Design SystolicCore, start of the top module:
module SystolicCore(
	input clk,
	input rst,
	input start,
	input mode_conv_mm,
	input isac,
	input isrelu,
	input isbn,
	input [22:0] dfsm_config,
	input all_data_rdy,
	input pe_config_1_1,
	input pe_config_1_2,
	input pe_config_1_3,
	input pe_config_2_1,
	input pe_config_2_2,
	input pe_config_2_3,
	input [7:0] data_horz_1_1,
	input [7:0] data_horz_1_2,
	input [7:0] data_horz_1_3,
	input [7:0] data_horz_2_1,
	input [7:0] data_horz_2_2,
	input [7:0] data_horz_2_3,
	input [7:0] data_obli_1,
	input [7:0] data_obli_2,
	input [7:0] data_obli_3,
	input [7:0] data_obli_4,
	input [7:0] data_obli_5,
	input [7:0] data_obli_6,
	input [15:0] data_bn_1,
	input [15:0] data_bn_2,
	input data_bn_en,
	output data_preread,
	output [7:0] dout_1_1,
	output [7:0] dout_1_2,
	output [7:0] dout_1_3,
	output [7:0] dout_1_4,
	output [7:0] dout_2_1,
	output [7:0] dout_2_2,
	output [7:0] dout_2_3,
	output [7:0] dout_2_4,
	output dout_en_1_1,
	output dout_en_1_2,
	output dout_en_1_3,
	output dout_en_1_4,
	output dout_en_2_1,
	output dout_en_2_2,
	output dout_en_2_3,
	output dout_en_2_4
);
	parameter nCols = 4;
	parameter nRows = 3;
	parameter iWidth = 8;
	parameter oWidth = 8;
	parameter DFSM_MAX_nPERIOD = 512;
	parameter DFSM_MAX_nLMAC = 3072;
	parameter DFSM_MAX_nSHFT = 3;
	logic A_1, A_2, A_3, A_4;
	logic B_1, B_2, B_3, B_4;
	logic C_1, C_2, C_3, C_4;
	logic D_1, D_2, D_3, D_4;
	logic E_1, E_2, E_3, E_4;
	logic F_1, F_2, F_3, F_4;
	logic G_1, G_2, G_3, G_4;
	logic H_1, H_2, H_3, H_4;
	logic dfsm_data_en_1, dfsm_data_en_2, dfsm_data_en_3, dfsm_data_en_4;
	logic start_bypass_1, start_bypass_2, start_bypass_3, start_bypass_4;
	logic array_data_en;
	always@(posedge clk) begin
		if (~rst) begin
			array_data_en <= 0;
		end
		else begin
			array_data_en <= data_preread;
  ...
Size in the first run: roughly 1,500 flip-flops, about 240 I/O pins.
export LEC_CHECK = 0
export ABC_AREA = 1
export CAP_MARGIN = 20
export CORE_MARGIN = 2
export CORE_UTILIZATION = 72
export CTS_CLUSTER_DIAMETER = 364
export CTS_CLUSTER_SIZE = 14
export PLACE_DENSITY_LB_ADDON = 0.1
export SETUP_SLACK_MARGIN = 1.04
export SLEW_MARGIN = 20
create_clock -name core_clock -period 3.68 [get_ports {clk}]
run.sh (not shown) runs the stock make flow with config.mk's settings and CLKGATE_MAP_FILE=.
The first run completed, yet does not pass: setup timing.
Next try:
CTS_CLUSTER_DIAMETER = unset   (was 364)
CTS_CLUSTER_SIZE = 77   (was 14)
PLACE_DENSITY = 0.64   (was unset)
PLACE_DENSITY_LB_ADDON = unset   (was 0.1)
SETUP_SLACK_MARGIN = unset   (was 1.04)
clock period = 6.66 ns   (was 3.68 ns; I/O delays follow)
The changed run completed and failed the layout checks on setup timing; flip-flop count stays the same; global-route usage falls by 2.1 points; worst setup slack improves by 1.9 ns; die size stays the same; synthesized cell count is unchanged; routed wire length falls by about 11%; clock skew falls by 0.012 ns; via count falls by 6.7%; clock power falls by 20%.
Next try:
CELL_PAD_IN_SITES_GLOBAL_PLACEMENT = 0   (was unset)
CORE_UTILIZATION = 71   (was 72)
PLACE_DENSITY = unset   (was 0.64)
TNS_END_PERCENT = 85   (was unset)
clock period = 2.3 ns   (was 6.66 ns; I/O delays follow)
Effect: This time the run died in global routing. Area after synthesis stays the same. Die size climbs by 1.4%. Synthesized cell count is unchanged.
Next try:
CELL_PAD_IN_SITES_GLOBAL_PLACEMENT = unset   (was 0)
CORE_UTILIZATION = 64   (was 71)
CTS_CLUSTER_SIZE = unset   (was 77)
PLACE_DENSITY = 0.37   (was unset)
TNS_END_PERCENT = unset   (was 85)
clock period = 9.48 ns   (was 2.3 ns; I/O delays follow)
Outcome:
- Now the flow produced a clean layout
- synthesized area is unchanged
- synthesized cell count is unchanged
- die area rose by 11%
Next try:
CORE_UTILIZATION = 59   (was 64)
clock period = 5.74 ns   (was 9.48 ns; I/O delays follow)
After rerunning:
- The changed run completed and failed the layout checks on setup timing
- routed wire length goes up by about 6%
- hold slack hardly moves
- cell count goes up by about 5%
- synthesized area is unchanged
- sequential share of layout area goes down by 1.6 points
- cell area goes up by about 7%
- global-route usage goes down by 0.76 points
- sequential power goes up by about 65%
- via count goes up by 3.2%
- core utilization goes down by 0.86 points
- total power goes up by 72%
Next try:
ABC_AREA = unset   (was 1)
CORE_UTILIZATION = 58   (was 59)
PLACE_DENSITY = unset   (was 0.37)
SETUP_SLACK_MARGIN = 1.93   (was unset)
clock period = 8.44 ns   (was 5.74 ns; I/O delays follow)
=>
- The changed run finished with setup timing left
- design area went down by 12%
- clock power went down by 32%
- clock skew went down by 0.0065 ns


Starting RTL as in the previous note.
## SystolicCore
module SystolicCore(
	input clk,
	input rst,
	input start,
	input mode_conv_mm,
	input isac,
	input isrelu,
	input isbn,
	input [22:0] dfsm_config,
	input all_data_rdy,
	input pe_config_1_1,
	input pe_config_1_2,
	input pe_config_1_3,
	input pe_config_2_1,
	input pe_config_2_2,
	input pe_config_2_3,
	input [7:0] data_horz_1_1,
	input [7:0] data_horz_1_2,
	input [7:0] data_horz_1_3,
	input [7:0] data_horz_2_1,
	input [7:0] data_horz_2_2,
	input [7:0] data_horz_2_3,
	input [7:0] data_obli_1,
	input [7:0] data_obli_2,
	input [7:0] data_obli_3,
	input [7:0] data_obli_4,
	input [7:0] data_obli_5,
	input [7:0] data_obli_6,
	input [15:0] data_bn_1,
	input [15:0] data_bn_2,
	input data_bn_en,
	output data_preread,
	output [7:0] dout_1_1,
	output [7:0] dout_1_2,
	output [7:0] dout_1_3,
	output [7:0] dout_1_4,
	output [7:0] dout_2_1,
	output [7:0] dout_2_2,
	output [7:0] dout_2_3,
	output [7:0] dout_2_4,
	output dout_en_1_1,
	output dout_en_1_2,
	output dout_en_1_3,
	output dout_en_1_4,
	output dout_en_2_1,
	output dout_en_2_2,
	output dout_en_2_3,
	output dout_en_2_4
);
clock: 12.9 ns
lec_check: 0
cap_margin: 30
core_margin: 2
core_utilization: 26
gpl_routability_driven: 1
hold_slack_margin: 0.29
max_routing_layer: met4
place_density_lb_addon: 0.02
setup_slack_margin: 2.07
slew_margin: 20
The baseline completed without violations.
Next try:
Settings changed: CAP_MARGIN 30 to 20, CORE_UTILIZATION 26 to 45, GPL_ROUTABILITY_DRIVEN 1 to default, HOLD_SLACK_MARGIN 0.29 to default, MAX_ROUTING_LAYER met4 to default, PLACE_DENSITY from default to 0.6, PLACE_DENSITY_LB_ADDON 0.02 to default, SETUP_SLACK_MARGIN 2.07 to default.
Clock period 12.9 ns to 12.0 ns, I/O delays scaled along.
=>
- count of clock-buffer cells in the layout decreases by 58
- worst setup slack degrades by 1.2 ns
- routed wire length decreases by about a fifth
- final area decreases by a few percent
- non-clock buffer count decreases by 163
- sequential cell count stays the same
- worst hold slack is about the same
- clock power decreases by a few percent
Next try:
Settings changed: CORE_UTILIZATION 45 to 57, CTS_CLUSTER_SIZE from default to 96.
Clock period 12.0 ns to 11.2 ns, I/O delays scaled along.
Result:
- routed wire length came out lower by 0.62%
- global-route usage came out higher by 6.1 points
- core utilization rises by 14 points
- total power went up by 7.2%
- first-iteration DRC count rose by 2.7%
- register-to-register slack got worse by 0.91 ns
- sequential power went up by 7.2%
- final cell count fell by 3.9%
- hold slack barely changes
- non-clock buffer count increases by 85
Next try:
Settings changed: CORE_UTILIZATION 57 to 72, CTS_CLUSTER_SIZE 96 to default, PLACE_DENSITY 0.6 to 0.64.
Clock period 11.2 ns to 7.93 ns, I/O delays scaled along.
Now the flow ran to the end with violations: negative setup slack.
Synthesized cell count does not change.
Critical path depth came out higher by 2.
Setup slack degrades by 1.5 ns.
Power came out higher by 40%.
Non-clock buffer count came out higher by 326.
Wire length came out higher by 3.8%.
Next try:
Settings changed: CORE_UTILIZATION 72 to 65, PLACE_DENSITY 0.64 to default.
Clock period 7.93 ns to 6.14 ns, I/O delays scaled along.
The new run completed, yet does not pass: negative setup slack.
Clock power climbs by 30%.
Core utilization drops by 7.6 points.
Setup slack got worse by 1.0 ns.
Cell count climbs by about 1.8%.
Non-clock buffer count climbs by 77.
Routed wire length drops by 2.3%.
Via count drops by about 2.6%.
Register-to-register slack got worse by 1.7 ns.
Global-route usage drops by 4.3 points.


Starting RTL as in the previous note.
Settings: LEC_CHECK=0, ABC_AREA=0, CAP_MARGIN=20, CORE_ASPECT_RATIO=1.99, CORE_MARGIN=3, CORE_UTILIZATION=20, CTS_CLUSTER_DIAMETER=52, CTS_CLUSTER_SIZE=44, GPL_TIMING_DRIVEN=1, PLACE_DENSITY_LB_ADDON=0.29, SETUP_SLACK_MARGIN=-0.33, SLEW_MARGIN=20, TNS_END_PERCENT=55; clock period 10.0 ns.
The starting point finished but failed the layout checks on negative setup slack.
Then changed:
==> flow/config.mk (replaced) <==
export PLATFORM = sky130hd
export DESIGN_NAME = SystolicCore
export DESIGN_NICKNAME = SystolicCore
export VERILOG_FILES = /design/flow/design.v
export SDC_FILE = /design/flow/constraint.sdc
export NUM_CORES = 4
export LEC_CHECK = 0
export CAP_MARGIN = 20
export CORE_MARGIN = 2
export CORE_UTILIZATION = 45
export PLACE_DENSITY = 0.6
export SLEW_MARGIN = 20
==> flow/constraint.sdc (replaced) <==
create_clock -name core_clock -period 8.08 [get_ports {clk}]
set_input_delay 1.6160 -clock core_clock [delete_from_list [all_inputs] [get_ports {clk}]]
set_output_delay 1.6160 -clock core_clock [all_outputs]
set_load 0.01 [all_outputs]
After rerunning: The new run finished with negative setup slack left. Design area shrinks slightly. Worst setup slack degrades by 0.95 ns. Sequential power climbs by a quarter to a third. Routed wire length is lower by about a fifth. Synthesized cell count does not change.


Setup of the previous run:
SystolicCore again, from the RTL that the note above started with.
==> flow/config.mk <==
export PLATFORM = sky130hd
export DESIGN_NAME = SystolicCore
export DESIGN_NICKNAME = SystolicCore
export VERILOG_FILES = /design/flow/design.v
export SDC_FILE = /design/flow/constraint.sdc
export NUM_CORES = 4
export LEC_CHECK = 0
export CAP_MARGIN = 30
export CORE_MARGIN = 2
export CORE_UTILIZATION = 26
export GPL_ROUTABILITY_DRIVEN = 0
export HOLD_SLACK_MARGIN = 0.15
export MAX_ROUTING_LAYER = met5
export PLACE_DENSITY_LB_ADDON = 0.02
export SETUP_SLACK_MARGIN = 2.07
export SLEW_MARGIN = 20
==> flow/constraint.sdc <==
create_clock -name core_clock -period 12.9 [get_ports {clk}]
set_input_delay 2.5800 -clock core_clock [delete_from_list [all_inputs] [get_ports {clk}]]
set_output_delay 2.5800 -clock core_clock [all_outputs]
set_load 0.01 [all_outputs]
The flow did not stop early for the previous run: all stages ran, and the layout cleared the timing, DRC and antenna checks.
Modified inputs, the current run compared to the previous run
==> flow/config.mk <==
export PLATFORM = sky130hd
export DESIGN_NAME = SystolicCore
export DESIGN_NICKNAME = SystolicCore
export VERILOG_FILES = /design/flow/design.v
export SDC_FILE = /design/flow/constraint.sdc
export NUM_CORES = 4
export LEC_CHECK = 0
export CAP_MARGIN = 20
export CORE_MARGIN = 2
export CORE_UTILIZATION = 45
export PLACE_DENSITY = 0.6
export SLEW_MARGIN = 20
==> flow/constraint.sdc <==
create_clock -name core_clock -period 11.8 [get_ports {clk}]
set_input_delay 2.3600 -clock core_clock [delete_from_list [all_inputs] [get_ports {clk}]]
set_output_delay 2.3600 -clock core_clock [all_outputs]
set_load 0.01 [all_outputs]
## What came out
The final reports for the current run and the previous run show via density per instance higher in the former. The current run against the previous run: first-pass GRT wire length now smaller; die area moved down; total design power has increased; fraction of registers with async set or reset after synthesis ~0 delta; via count higher. The current run: all stages complete, timing, DRC and antenna checks passed. Number of cells on the critical path (lower): the current run. The previous run and the current run ended up with roughly the same total global routing overflow. The current run: global-route usage 6.5 points above the previous run. The layout overhead on the synthesized area in the current run sits 6.9 points below the value recorded for the previous run.


SystolicCore again, from the RTL that the note above started with.
Settings: LEC_CHECK=0, ABC_AREA=0, CAP_MARGIN=40, CELL_PAD_IN_SITES_DETAIL_PLACEMENT=2, CORE_ASPECT_RATIO=0.55, CORE_MARGIN=2, CORE_UTILIZATION=51, GPL_ROUTABILITY_DRIVEN=0, HOLD_SLACK_MARGIN=-0.05, MIN_ROUTING_LAYER=met1, PLACE_DENSITY=0.76, SETUP_SLACK_MARGIN=2.9, SLEW_MARGIN=20, TNS_END_PERCENT=60; clock period 18.1 ns.
The first run aborted during detailed placement (3_5_place_dp) (DPL-0033).
Rerun with:
==> flow/config.mk (replaced) <==
export PLATFORM = sky130hd
export DESIGN_NAME = SystolicCore
export DESIGN_NICKNAME = SystolicCore
export VERILOG_FILES = /design/flow/design.v
export SDC_FILE = /design/flow/constraint.sdc
export NUM_CORES = 4
export LEC_CHECK = 0
export CAP_MARGIN = 20
export CORE_MARGIN = 2
export CORE_UTILIZATION = 70
export PLACE_DENSITY = 0.6
export SLEW_MARGIN = 20
==> flow/constraint.sdc (replaced) <==
create_clock -name core_clock -period 9.83 [get_ports {clk}]
set_input_delay 1.9660 -clock core_clock [delete_from_list [all_inputs] [get_ports {clk}]]
set_output_delay 1.9660 -clock core_clock [all_outputs]
set_load 0.01 [all_outputs]
What happened:
- With this change the flow completed, yet does not pass: setup timing
- synthesized area stays the same
- die size drops by 27%
- synthesized cell count stays the same


Starting RTL as in the previous note.
Settings: LEC_CHECK=0, ABC_AREA=0, CAP_MARGIN=20, CELL_PAD_IN_SITES_GLOBAL_PLACEMENT=0, CORE_MARGIN=2, CORE_UTILIZATION=72, CTS_CLUSTER_SIZE=93, HOLD_SLACK_MARGIN=0.29, PLACE_DENSITY_LB_ADDON=0.24, SETUP_SLACK_MARGIN=-0.63, SLEW_MARGIN=20, TNS_END_PERCENT=85; clock period 6.69 ns.
The first run finished with setup timing left.
==> next run, changes <==
ABC_AREA = 1   (was 0)
CORE_UTILIZATION = 60   (was 72)
CTS_CLUSTER_SIZE = 18   (was 93)
HOLD_SLACK_MARGIN = default   (was 0.29)
PLACE_DENSITY_LB_ADDON = default   (was 0.24)
SETUP_SLACK_MARGIN = default   (was -0.63)
clock period = 3.72 ns   (was 6.69 ns; I/O delays follow)
=>
- The changed run ran to the end with violations: setup timing
- wire length came out higher by roughly a tenth
- area after synthesis came out higher by a little under a tenth
- non-clock buffer count came out higher by 623
==> next run, changes <==
CORE_UTILIZATION = 71   (was 60)
CTS_CLUSTER_SIZE = 77   (was 18)
PLACE_DENSITY_LB_ADDON = 0.01   (was default)
SETUP_SLACK_MARGIN = 0.66   (was default)
clock period = 2.25 ns   (was 3.72 ns; I/O delays follow)
The new run stopped in global routing (5_1_grt).
Die size falls by 15%.
Synthesized cell count is unchanged.
Area after synthesis stays the same.
==> next run, changes <==
CELL_PAD_IN_SITES_GLOBAL_PLACEMENT = default   (was 0)
CORE_UTILIZATION = 72   (was 71)
CTS_CLUSTER_SIZE = default   (was 77)
PLACE_DENSITY = 0.78   (was default)
PLACE_DENSITY_LB_ADDON = default   (was 0.01)
SETUP_SLACK_MARGIN = default   (was 0.66)
TNS_END_PERCENT = default   (was 85)
clock period = 6.67 ns   (was 2.25 ns; I/O delays follow)
Effect:
- Now the flow produced a layout that fails on setup timing
- die size is lower by 1.4%
- area after synthesis stays the same
- synthesized cell count is unchanged


## run A
Starting RTL as in the previous note.
clock: 6.96 ns
lec_check: 0
abc_area: 1
cap_margin: 20
core_margin: 2
core_utilization: 72
cts_cluster_size: 50
place_density: 0.78
setup_slack_margin: 0.2
slew_margin: 20
Run A finished every stage; the final checks, however, were not passed, the failures being negative setup slack.
The following lists how run B was set up differently from run A:
==> flow/config.mk <==
export PLATFORM = sky130hd
export DESIGN_NAME = SystolicCore
export DESIGN_NICKNAME = SystolicCore
export VERILOG_FILES = /design/flow/design.v
export SDC_FILE = /design/flow/constraint.sdc
export NUM_CORES = 4
export LEC_CHECK = 0
export ABC_AREA = 0
export CAP_MARGIN = 20
export CORE_MARGIN = 2
export CORE_UTILIZATION = 72
export PLACE_DENSITY = 0.78
export SETUP_SLACK_MARGIN = 1.94
export SLEW_MARGIN = 20
==> flow/constraint.sdc <==
create_clock -name core_clock -period 6.67 [get_ports {clk}]
set_input_delay 1.3340 -clock core_clock [delete_from_list [all_inputs] [get_ports {clk}]]
set_output_delay 1.3340 -clock core_clock [all_outputs]
set_load 0.01 [all_outputs]
Notes after the runs:
| met2 routing resource usage after global routing | lower: run B |. Run A has a higher synthesized cell count than run B. Changes observed in run B relative to run A: post-layout period usage of the worst path shows an increase of 4.4 points, detailed placement HPWL fell 28 mm, count of cells along the worst register-to-register path has decreased, synthesized area shrank by 7.4%. Against run A, run B reports a met3 wire length that is lower. Status run B: flow complete, layout not clean - negative setup slack.
Inputs modified between run B and run C:
==> flow/config.mk <==
export PLATFORM = sky130hd
export DESIGN_NAME = SystolicCore
export DESIGN_NICKNAME = SystolicCore
export VERILOG_FILES = /design/flow/design.v
export SDC_FILE = /design/flow/constraint.sdc
export NUM_CORES = 4
export LEC_CHECK = 0
export CAP_MARGIN = 20
export CORE_MARGIN = 2
export CORE_UTILIZATION = 33
export PLACE_DENSITY = 0.6
export SLEW_MARGIN = 20
==> flow/constraint.sdc <==
create_clock -name core_clock -period 11.8 [get_ports {clk}]
set_input_delay 2.3600 -clock core_clock [delete_from_list [all_inputs] [get_ports {clk}]]
set_output_delay 2.3600 -clock core_clock [all_outputs]
set_load 0.01 [all_outputs]
### Flow results
- Run C: PASS, flow complete, no timing, DRC or antenna violations
- Of run C and run B, run B shows the lower worst setup slack, with run C above it.
- On number of CTS-inserted buffers: run C sits above run B.
- From run B to run C the numbers moved as follows: routed wire length fell by 8.3 mm; source-to-sink clock delay at the later pin of the worst-skew pair rose by 0.04 ns.
Inputs modified between run C and run D:
-- flow/config.mk --
<<< run C, line 8
export CAP_MARGIN = 20
export CORE_MARGIN = 2
export CORE_UTILIZATION = 33
export PLACE_DENSITY = 0.6
export SLEW_MARGIN = 20
>>> run D, line 8
export CAP_MARGIN = 20
export CORE_MARGIN = 2
export CORE_UTILIZATION = 45
export GPL_ROUTABILITY_DRIVEN = 0
export PLACE_DENSITY = 0.6
export SLEW_MARGIN = 20
export TNS_END_PERCENT = 30
==> flow/constraint.sdc <==
create_clock -name core_clock -period 12.0 [get_ports {clk}]
set_input_delay 2.4000 -clock core_clock [delete_from_list [all_inputs] [get_ports {clk}]]
set_output_delay 2.4000 -clock core_clock [all_outputs]
set_load 0.01 [all_outputs]
Notes after the runs:
- Higher total track usage among run D and run C: run D
- In the flow results for run D and run C, the relative area of clock buffers and inverters in the final design is smaller on run C.
- In the tables for run D and run C, worst path required time reads lower with run C.
- Of run D and run C, the lower logic share of the area belongs to run C.
- Relative to run C, number of cells upsized or downsized after cts decreased by 1 in run D.
- Looking at hold slack, run D sits above run C.
- The global-route wire length before repair on run D is in line with that on run C.
Power figures rest on the tool's default switching activity, not on a simulated workload.
